==> 05-18: inputs <==
==> flow/design.v <==
`timescale 10 ns / 1 ns
module alu(
	input  [32 - 1:0]  A,
	input  [32 - 1:0]  B,
	input  [              2:0]  ALUop,
	output                      Overflow,
	output                      CarryOut,
	output                      Zero,
	output [32 - 1:0]  Result
);
	wire CarryIn = (ALUop[2]==1'b1||ALUop[1:0]==2'b11);								 
	wire [32 :0] A_Extended = {A[32 - 1],A};	 
	wire [32 :0] B_Extended = {B[32 - 1],B};
	wire [32 :0] B_Convert = (ALUop[2]==1'b1||ALUop[1:0]==2'b11)? ~B_Extended : B_Extended; 
	wire [32 + 1:0] C = A_Extended+B_Convert+CarryIn;	 
	wire [32 - 1:0] Less;
	assign Result=({32{ALUop==3'b000}}&(A&B))
				|({32{ALUop==3'b001}}&(A|B))
				|({32{ALUop==3'b100}}&(A^B))
				|({32{ALUop==3'b101}}&~(A|B))
				|({32{ALUop[1:0]==2'b10}}&(C[32 - 1:0]))
				|({32{ALUop[1:0]==2'b11}}&(Less));
	assign Zero=(Result==32'b0);
	assign CarryOut=(ALUop[2]||ALUop[1:0])^C[32+1];
	assign Overflow=C[32]^C[32-1];				 
	assign Less={{(32-1){1'b0}},(ALUop[2]&&C[32])||((~ALUop[2])&&CarryOut)};
endmodule
`timescale 10 ns / 1 ns
module shifter (
	input  [32 - 1:0] A,
	input  [              4:0] B,
	input  [              1:0] Shiftop,
	output [32 - 1:0] Result
);
	localparam Left_logical     = 2'b00;
	localparam Right_logical    = 2'b10;
	localparam Right_arthimetic = 2'b11;
	wire   [2*32-1:0] extended_data = {{32{A[32-1]}},A};
	assign Result = {32{Shiftop==Left_logical}} & (A<<B) |
	                {32{Shiftop==Right_logical}} & (A>>B) |
					{32{Shiftop==Right_arthimetic}} & extended_data[{1'b0,B}+:32];
endmodule
`timescale 10 ns / 1 ns
module reg_file(
	input                       clk,
	input  [5 - 1:0]  waddr,
	input  [5 - 1:0]  raddr1,
	input  [5 - 1:0]  raddr2,
	input                       wen,
	input  [32 - 1:0]  wdata,
	output [32 - 1:0]  rdata1,
	output [32 - 1:0]  rdata2
);
	reg [32-1:0] rf [31:0];
	always @(posedge clk)
	begin
		if(wen==1'b1 && waddr!=5'b0) 
		rf [waddr]<= wdata; 
	end
	assign rdata1=(raddr1==0)?0:rf[raddr1];
	assign rdata2=(raddr2==0)?0:rf[raddr2]; 
endmodule
`timescale 10ns / 1ns
module custom_cpu(
	input         clk,
	input         rst,
	output [31:0] PC,
	output        Inst_Req_Valid,
	input         Inst_Req_Ready,
	input  [31:0] Instruction,
	input         Inst_Valid,
	output        Inst_Ready,
	output [31:0] Address,
	output        MemWrite,
	output [31:0] Write_data,
	output [ 3:0] Write_strb,
	output        MemRead,
	input         Mem_Req_Ready,
	input  [31:0] Read_data,
	input         Read_data_Valid,
	output        Read_data_Ready,
	output [31:0] cpu_perf_cnt_0,
	output [31:0] cpu_perf_cnt_1,
	output [31:0] cpu_perf_cnt_2
);
	wire [31:0] opnumber_1, opnumber_2;
	wire [ 2:0] ALUop;
	wire overflow,carryout,zero;
	wire [31:0] result_1;
	wire [31:0] shift_data;
	wire [ 4:0] shift_amount;
	wire [ 1:0] shiftop;
	wire [31:0] result_2;
	wire [ 4:0] RF_raddr1;
	wire [ 4:0] RF_raddr2;
	wire [31:0] RF_rdata1, RF_rdata2;
	wire	    RF_wen;
	wire [ 4:0] RF_waddr;
	wire [31:0]	RF_wdata;
	alu alu_u0(opnumber_1,opnumber_2,ALUop,overflow,carryout,zero,result_1); 
	shifter shifter_u0(shift_data,shift_amount,shiftop,result_2); 
	reg_file reg_file_u0(clk,RF_waddr,RF_raddr1,RF_raddr2,RF_wen,RF_wdata,RF_rdata1,RF_rdata2); 
	reg  [31:0] IR;  
	reg  [31:0] MDR;  
	reg  [31:0] PC_reg;  
	reg  [31:0] PC_next_reg;  
	reg  [31:0] ALUout;  
	wire [ 6:0] opcode      = IR[ 6: 0];
	wire [ 4:0] rd          = IR[11: 7];
	wire [ 2:0] funct3      = IR[14:12];
	wire [ 4:0] rs1         = IR[19:15];
	wire [ 4:0] rs2         = IR[24:20];
	wire [ 6:0] funct7      = IR[31:25];
	wire [11:0] I_immediate = IR[31:20];
	wire [11:0] S_immediate = {IR[31:25],IR[11:7]};
	wire [12:0] B_immediate = {IR[31],IR[7],IR[30:25],IR[11:8],1'b0};
	wire [31:0] U_immediate = {IR[31:12],12'b0};
	wire [20:0] J_immediate = {IR[31],IR[19:12],IR[20],IR[30:21],1'b0};
	wire R_type            = opcode[5] && opcode[4] && ~opcode[2];
	wire I_type            = ~opcode[5] && opcode[4] && ~opcode[2];
	wire R_calculate       = R_type && ~R_shift && ~multiply;
	wire R_shift           = R_type && (funct3[1:0]==2'b01);
	wire multiply          = R_type && (funct7[0]);
	wire I_calculate       = I_type && ~I_shift;
	wire I_shift           = I_type && (funct3[1:0]==2'b01);
	wire calculate         = R_calculate || I_calculate;
	wire shift             = R_shift || I_shift;
	wire jump              = opcode[6] && opcode[2];
	wire branch            = opcode[6] && ~opcode[2];
	wire load              = ~opcode[5] && ~opcode[4];
	wire store             = ~opcode[6] && opcode[5] && ~opcode[4];
	wire load_imm          = ~opcode[6] && opcode[2];
	wire jal               = jump && opcode[3];
	wire jalr              = jump && ~opcode[3];
	wire [2:0] ALUsrc_state = {(current_state[3:1]==3'b000), current_state[3],current_state[2]||current_state[1]};  
	wire [1:0] ALUsrcA      = {jalr,load_imm};
	wire [2:0] ALUsrcB1     = {branch,jal,jalr};
	wire [3:0] ALUsrcB2     = {load_imm,branch || R_calculate || multiply,load || I_calculate,store};
	localparam INIT      = 9'b000000001,  
			   IF        = 9'b000000010,  
			   IW        = 9'b000000100,  
			   ID        = 9'b000001000,  
			   EX        = 9'b000010000,  
			   STORE     = 9'b000100000,  
			   LOAD      = 9'b001000000,  
			   RDW       = 9'b010000000,  
			   WB        = 9'b100000000;  
	reg [8:0] current_state;
	reg [8:0] next_state;
	always @(posedge clk)begin
		if(rst==1'b1)
			current_state <= INIT;
		else
			current_state <= next_state;
	end
	always @(*)begin
		if(rst==1'b1)
			next_state = INIT;
		else begin
			case(current_state)
			INIT: 
				next_state = IF;  
			IF:   begin
				if(Inst_Req_Ready==1'b1)  
					next_state = IW;
				else
					next_state = IF;
			end
			IW:   begin
				if(Inst_Valid==1'b1)  
					next_state = ID;
				else
					next_state = IW;
			end
			ID:   
				next_state = EX;  
			EX:   begin
				if(branch)
					next_state = IF;
				else if(calculate||shift||jump||load_imm||multiply)
					next_state = WB;
				else if(store)
					next_state = STORE;
				else if(load)
					next_state = LOAD;
				else
					next_state = EX;
			end
			STORE:begin
				if(Mem_Req_Ready==1'b1)  
					next_state = IF;
				else
					next_state = STORE;
			end
			LOAD: begin
				if(Mem_Req_Ready==1'b1)  
					next_state = RDW;
				else
					next_state = LOAD;
			end
			RDW:  begin
				if(Read_data_Valid==1'b1)  
					next_state = WB;
				else
					next_state = RDW;
			end
			WB:
				next_state = IF;
			default:
				next_state = INIT;
			endcase
		end
	end
	always @(posedge clk)begin
		if(current_state==INIT)  
			PC_next_reg <= 32'b0;
		else if(current_state==IF || current_state==IW)  
			PC_next_reg <= ALUout;
	end
	wire [2:0] branch_type = {funct3[2:1]==2'b00,funct3[2:1]==2'b10,funct3[2:1]==2'b11};
	wire branch_condition = branch_type[2] && (funct3[0]^zero) ||
							branch_type[1] && (funct3[0]^result_1[0]) ||
							branch_type[0] && (funct3[0]^carryout);  
	always @(posedge clk)begin
		if(current_state==INIT)
			PC_reg <= 32'b0;
		else if(current_state==ID && ~jump && ~branch && ~load_imm)
			PC_reg <= PC_next_reg;
		else if(current_state==EX)begin
			if(branch && branch_condition)
				PC_reg <= ALUout;
			else if(branch && ~branch_condition)
				PC_reg <= PC_next_reg;
			else if(jump)
				PC_reg <= ALUout;
			else if(load_imm)
				PC_reg <= PC_next_reg;
		end
	end
	always @(posedge clk)begin
		if(current_state[2] && Inst_Valid)
			IR <= Instruction;
	end
	always @(posedge clk)begin
		if(current_state[7] && Read_data_Valid)
			MDR <= Read_data;
	end
	always @(posedge clk)begin
		ALUout <= result_1;
	end
	assign PC = PC_reg;
	assign RF_raddr1       = rs1;
	assign RF_raddr2       = rs2;
	wire   write_condition = calculate||shift||load||load_imm||jump||multiply;
	assign RF_wen          = (current_state == WB)&&(write_condition);
	assign RF_waddr        = rd;
	wire [31:0] calculate_wdata = {32{calculate}} & ALUout;
	wire [31:0] shift_wdata     = {32{shift}} & result_2;
	wire [63:0] full_multiply_result = RF_rdata1*RF_rdata2;
	wire [31:0] multiply_wdata  = {32{multiply}} & full_multiply_result[31:0];
	wire [31:0] jump_wdata      = {32{jump}} & PC_next_reg;
	wire [31:0] load_imm_wdata  = {32{load_imm}} & (opcode[5]? U_immediate:ALUout);
	wire [31:0] load_wdata; 
	wire [ 7:0] target_byte     = MDR[{ALUout[1:0],3'b0}+:8];
	wire [15:0] target_halfword = MDR[{ALUout[1:0],3'b0}+:16];
	wire [31:0] zeroextended_target_byte = {{24{1'b0}},target_byte};
	wire [31:0] zeroextended_target_halfword = {{16{1'b0}},target_halfword};
	wire [31:0] signextended_target_byte = {{24{target_byte[7]}},target_byte};
	wire [31:0] signextended_target_halfword = {{16{target_halfword[15]}},target_halfword};
	assign load_wdata           = {32{load}} &
								  {{32{(funct3==3'b000)}} & signextended_target_byte |
	                               {32{(funct3==3'b001)}} & signextended_target_halfword |
								   {32{(funct3==3'b010)}} & MDR |
								   {32{(funct3==3'b100)}} & zeroextended_target_byte |
								   {32{(funct3==3'b101)}} & zeroextended_target_halfword};
	assign RF_wdata             = load_wdata | calculate_wdata | shift_wdata | multiply_wdata |jump_wdata | load_imm_wdata;
	assign opnumber_1               = {32{ALUsrc_state[0]}} & PC_reg |
									  {32{ALUsrc_state[1]}} & (ALUsrcA[1]? RF_rdata1:PC_reg) |
									  {32{ALUsrc_state[2]}} & (ALUsrcA[0]? PC_reg:RF_rdata1);
	wire [31:0] signextended_Iimm   = {{20{I_immediate[11]}},I_immediate};
	wire [31:0] signextended_Jimm   = {{11{J_immediate[20]}},J_immediate};
	wire [31:0] signextended_Bimm   = {{19{B_immediate[12]}},B_immediate};
	wire [31:0] signextended_Simm   = {{20{S_immediate[11]}},S_immediate};
	assign opnumber_2               = {32{ALUsrc_state[0]}} & 32'b100 |
									  {32{ALUsrc_state[1]}} & {
										{32{ALUsrcB1[0]}} & signextended_Iimm |
										{32{ALUsrcB1[1]}} & signextended_Jimm |
										{32{ALUsrcB1[2]}} & signextended_Bimm } |
									  {32{ALUsrc_state[2]}} & {
										{32{ALUsrcB2[0]}} & signextended_Simm |
										{32{ALUsrcB2[1]}} & signextended_Iimm |
										{32{ALUsrcB2[2]}} & RF_rdata2 |
										{32{ALUsrcB2[3]}} & U_immediate};
	wire ADD_type              = (funct3==3'b000);
	wire AND_type              = funct3[2];
	wire SLT_type              = (funct3[2:1]==2'b01);
	wire [2:0] AND_op          = {~funct3[1],1'b0,funct3[1:0]==2'b10};
	wire [2:0] SLT_op          = {~funct3[0],2'b11};
	wire [2:0] ALUop_Rcal      = {3{R_calculate}} &
							     {{3{ADD_type}} & {funct7[5],2'b10} |
	                              {3{AND_type}} & AND_op |
							      {3{SLT_type}} & SLT_op};
	wire [2:0] ALUop_Ical      = {3{I_calculate}} &
								 {{3{ADD_type}} & {3'b010} |
								  {3{AND_type}} & AND_op |
								  {3{SLT_type}} & SLT_op};
	wire [2:0] ALUop_branch    = {3{branch}} &
								 {{3{~funct3[2]}} & 3'b110 |
								  {3{funct3[2:1]==2'b10}} & 3'b111 |
								  {3{funct3[1]}} & 3'b011};
	assign ALUop               = {3{ALUsrc_state[0] || ALUsrc_state[1]}} & {3'b010} |
								 {3{ALUsrc_state[2]}} & {
									{3{jump||load||store||load_imm}} & {3'b010} |
									ALUop_branch | ALUop_Rcal | ALUop_Ical
								 };
	assign shift_data   = shift? RF_rdata1 : RF_rdata2;
	assign shift_amount = {5{R_shift}} & RF_rdata2[4:0] |
						  {5{I_shift}} & I_immediate[4:0] |
						  {5{store}} & {ALUout[1:0],3'b000};
	assign shiftop      = {2{shift}} & {funct3[2],funct7[5]} |
						  {2{store}} & {2'b00};
	assign Inst_Req_Valid = current_state[1];
	assign Inst_Ready     = current_state[0] | current_state[2];
	assign Read_data_Ready= current_state[0] | current_state[7];
	assign MemRead        = current_state[6];
	assign MemWrite       = current_state[5];
	assign Address        = {32{current_state[1]}} & PC_reg |
						    {32{current_state[5] || current_state[6]}} & {ALUout[31:2],{2'b0}};
	assign Write_data     = result_2;
	wire [3:0] sb_strb    = {4{funct3[1:0]==2'b00}} & {ALUout[1:0]==2'b11,ALUout[1:0]==2'b10,ALUout[1:0]==2'b01,ALUout[1:0]==2'b00};
	wire [3:0] sh_strb    = {4{funct3[0]}} & {{2{ALUout[1]}},{2{~ALUout[1]}}};
	wire [3:0] sw_strb    = {4{funct3[1]}} & {4'b1111};
	assign Write_strb     = {4{store}} & (sb_strb | sh_strb | sw_strb);
	reg [31:0] cycle_cnt;
	always @(posedge clk)begin
		if(rst==1'b1)
			cycle_cnt <= 32'b0;
		else
			cycle_cnt <= cycle_cnt+32'b1;
	end
	assign cpu_perf_cnt_0 = cycle_cnt;
	reg [31:0] mem_cycle_cnt;
	always @(posedge clk)begin
		if(rst==1'b1)
			mem_cycle_cnt <= 32'b0;
		else if((current_state[6] || current_state[5]) && Mem_Req_Ready)  
			mem_cycle_cnt <= mem_cycle_cnt+32'b1;
	end
	assign cpu_perf_cnt_1 = mem_cycle_cnt;
	reg [31:0] inst_cycle_cnt;
	always @(posedge clk)begin
		if(rst==1'b1)
			inst_cycle_cnt <= 32'b0;
		else if(current_state[1] && Inst_Req_Ready)  
			inst_cycle_cnt <= inst_cycle_cnt+32'b1;
	end
	assign cpu_perf_cnt_2 = inst_cycle_cnt;
endmodule
==> flow/run.sh <==
#!/bin/bash
# the make line also repeats each setting of config.mk as NAME=value (left out here)
make -C /OpenROAD-flow-scripts/flow DESIGN_CONFIG=/design/flow/config.mk WORK_HOME=/design/flow/orfs CLKGATE_MAP_FILE= finish
==> flow/config.mk <==
export PLATFORM = sky130hd
export DESIGN_NAME = custom_cpu
export DESIGN_NICKNAME = custom_cpu
export VERILOG_FILES = /design/flow/design.v
export SDC_FILE = /design/flow/constraint.sdc
export NUM_CORES = 4
export LEC_CHECK = 0
export CAP_MARGIN = 20
export CORE_MARGIN = 2
export CORE_UTILIZATION = 40
export SLEW_MARGIN = 20
==> flow/constraint.sdc <==
create_clock -name core_clock -period 10.6 [get_ports {clk}]
set_input_delay 2.1200 -clock core_clock [delete_from_list [all_inputs] [get_ports {clk}]]
set_output_delay 2.1200 -clock core_clock [all_outputs]
set_load 0.01 [all_outputs]
==> inputs of 09-10, as changes to 05-18 <==
- CORE_UTILIZATION: 40 -> 57
- HOLD_SLACK_MARGIN: default -> 0.26
- PLACE_DENSITY_LB_ADDON: default -> 0.02
- SETUP_SLACK_MARGIN: default -> 1.53
==> flow/constraint.sdc (replaced) <==
create_clock -name core_clock -period 5.91 [get_ports {clk}]
set_input_delay 1.1820 -clock core_clock [delete_from_list [all_inputs] [get_ports {clk}]]
set_output_delay 1.1820 -clock core_clock [all_outputs]
set_load 0.01 [all_outputs]
==> inputs of 12-06, as changes to 05-18 <==
- CORE_UTILIZATION: 40 -> 58
==> flow/constraint.sdc (replaced) <==
create_clock -name core_clock -period 5.98 [get_ports {clk}]
set_input_delay 1.1960 -clock core_clock [delete_from_list [all_inputs] [get_ports {clk}]]
set_output_delay 1.1960 -clock core_clock [all_outputs]
set_load 0.01 [all_outputs]
==> inputs of 04-19, as changes to 05-18 <==
- CELL_PAD_IN_SITES_GLOBAL_PLACEMENT: default -> 1
- CORE_ASPECT_RATIO: default -> 1.09
- CTS_CLUSTER_DIAMETER: default -> 351
- SETUP_SLACK_MARGIN: default -> 3.04
- SLEW_MARGIN: 20 -> 15
==> flow/constraint.sdc (replaced) <==
create_clock -name core_clock -period 11.0 [get_ports {clk}]
set_input_delay 2.2000 -clock core_clock [delete_from_list [all_inputs] [get_ports {clk}]]
set_output_delay 2.2000 -clock core_clock [all_outputs]
set_load 0.01 [all_outputs]
==> reports/summary.txt <==
outcome: complete, but fails checks
Blocking Checks: setup timing
critical path required time: 6.53 ns
final worst slack: -3.970 ns
Iteration-0 DRC Markers: 10880
final setup violation count: 1104
Final HPWL DP: 247200 um
worst skew pair latency: 0.84 ns
Reg2Reg Setup Slack: -3.97 ns
WL/cell: 36.42 um
final tally of max-slew violations: 0
Routed met2 length: 163200 um
Pre-Place Util: 58.45%
total CTS buffers: 137
clock network area share: 4.450%
slowest CP cell: fa_1
final-stage net count: 8843
Finished Layout Cells: 10180
The numbers above come from 12-06.

==> reports/summary.txt <==
outcome: finished clean
final worst slack: 0.1780 ns
worst skew pair latency: 0.84 ns
final-stage net count: 7885
Routed met2 length: 146700 um
clock network area share: 4.959%
WL/cell: 31.63 um
Finished Layout Cells: 10140
Iteration-0 DRC Markers: 8387
Pre-Place Util: 40.20%
slowest CP cell: mux2i_1
The numbers above come from 05-18.

==> reports/summary.txt <==
Pre-Place Util: 57.55%
outcome: complete, but fails checks
final worst slack: -4.286 ns
final tally of max-slew violations: 0
critical path required time: 6.46 ns
total CTS buffers: 139
final setup violation count: 1049
Reg2Reg Setup Slack: -4.29 ns
Blocking Checks: setup timing
clock network area share: 4.339%
Finished Layout Cells: 10220
Iteration-0 DRC Markers: 10400
final-stage net count: 8868
Routed met2 length: 160200 um
slowest CP cell: mux4_2
The numbers above come from 09-10.

==> reports/summary.txt <==
worst skew pair latency: 0.89 ns
final tally of max-slew violations: 5
Pre-Place Util: 40.29%
slowest CP cell: fa_1
final-stage net count: 8121
Routed met2 length: 168600 um
critical path required time: 11.55 ns
final worst slack: 1.167 ns
Blocking Checks: capacitance limit, slew limit
MaxCap Viol Count: 1
Reg2Reg Setup Slack: 1.17 ns
Finished Layout Cells: 10300
outcome: complete, but fails checks
WL/cell: 35.20 um
clock network area share: 4.445%
The numbers above come from 04-19.

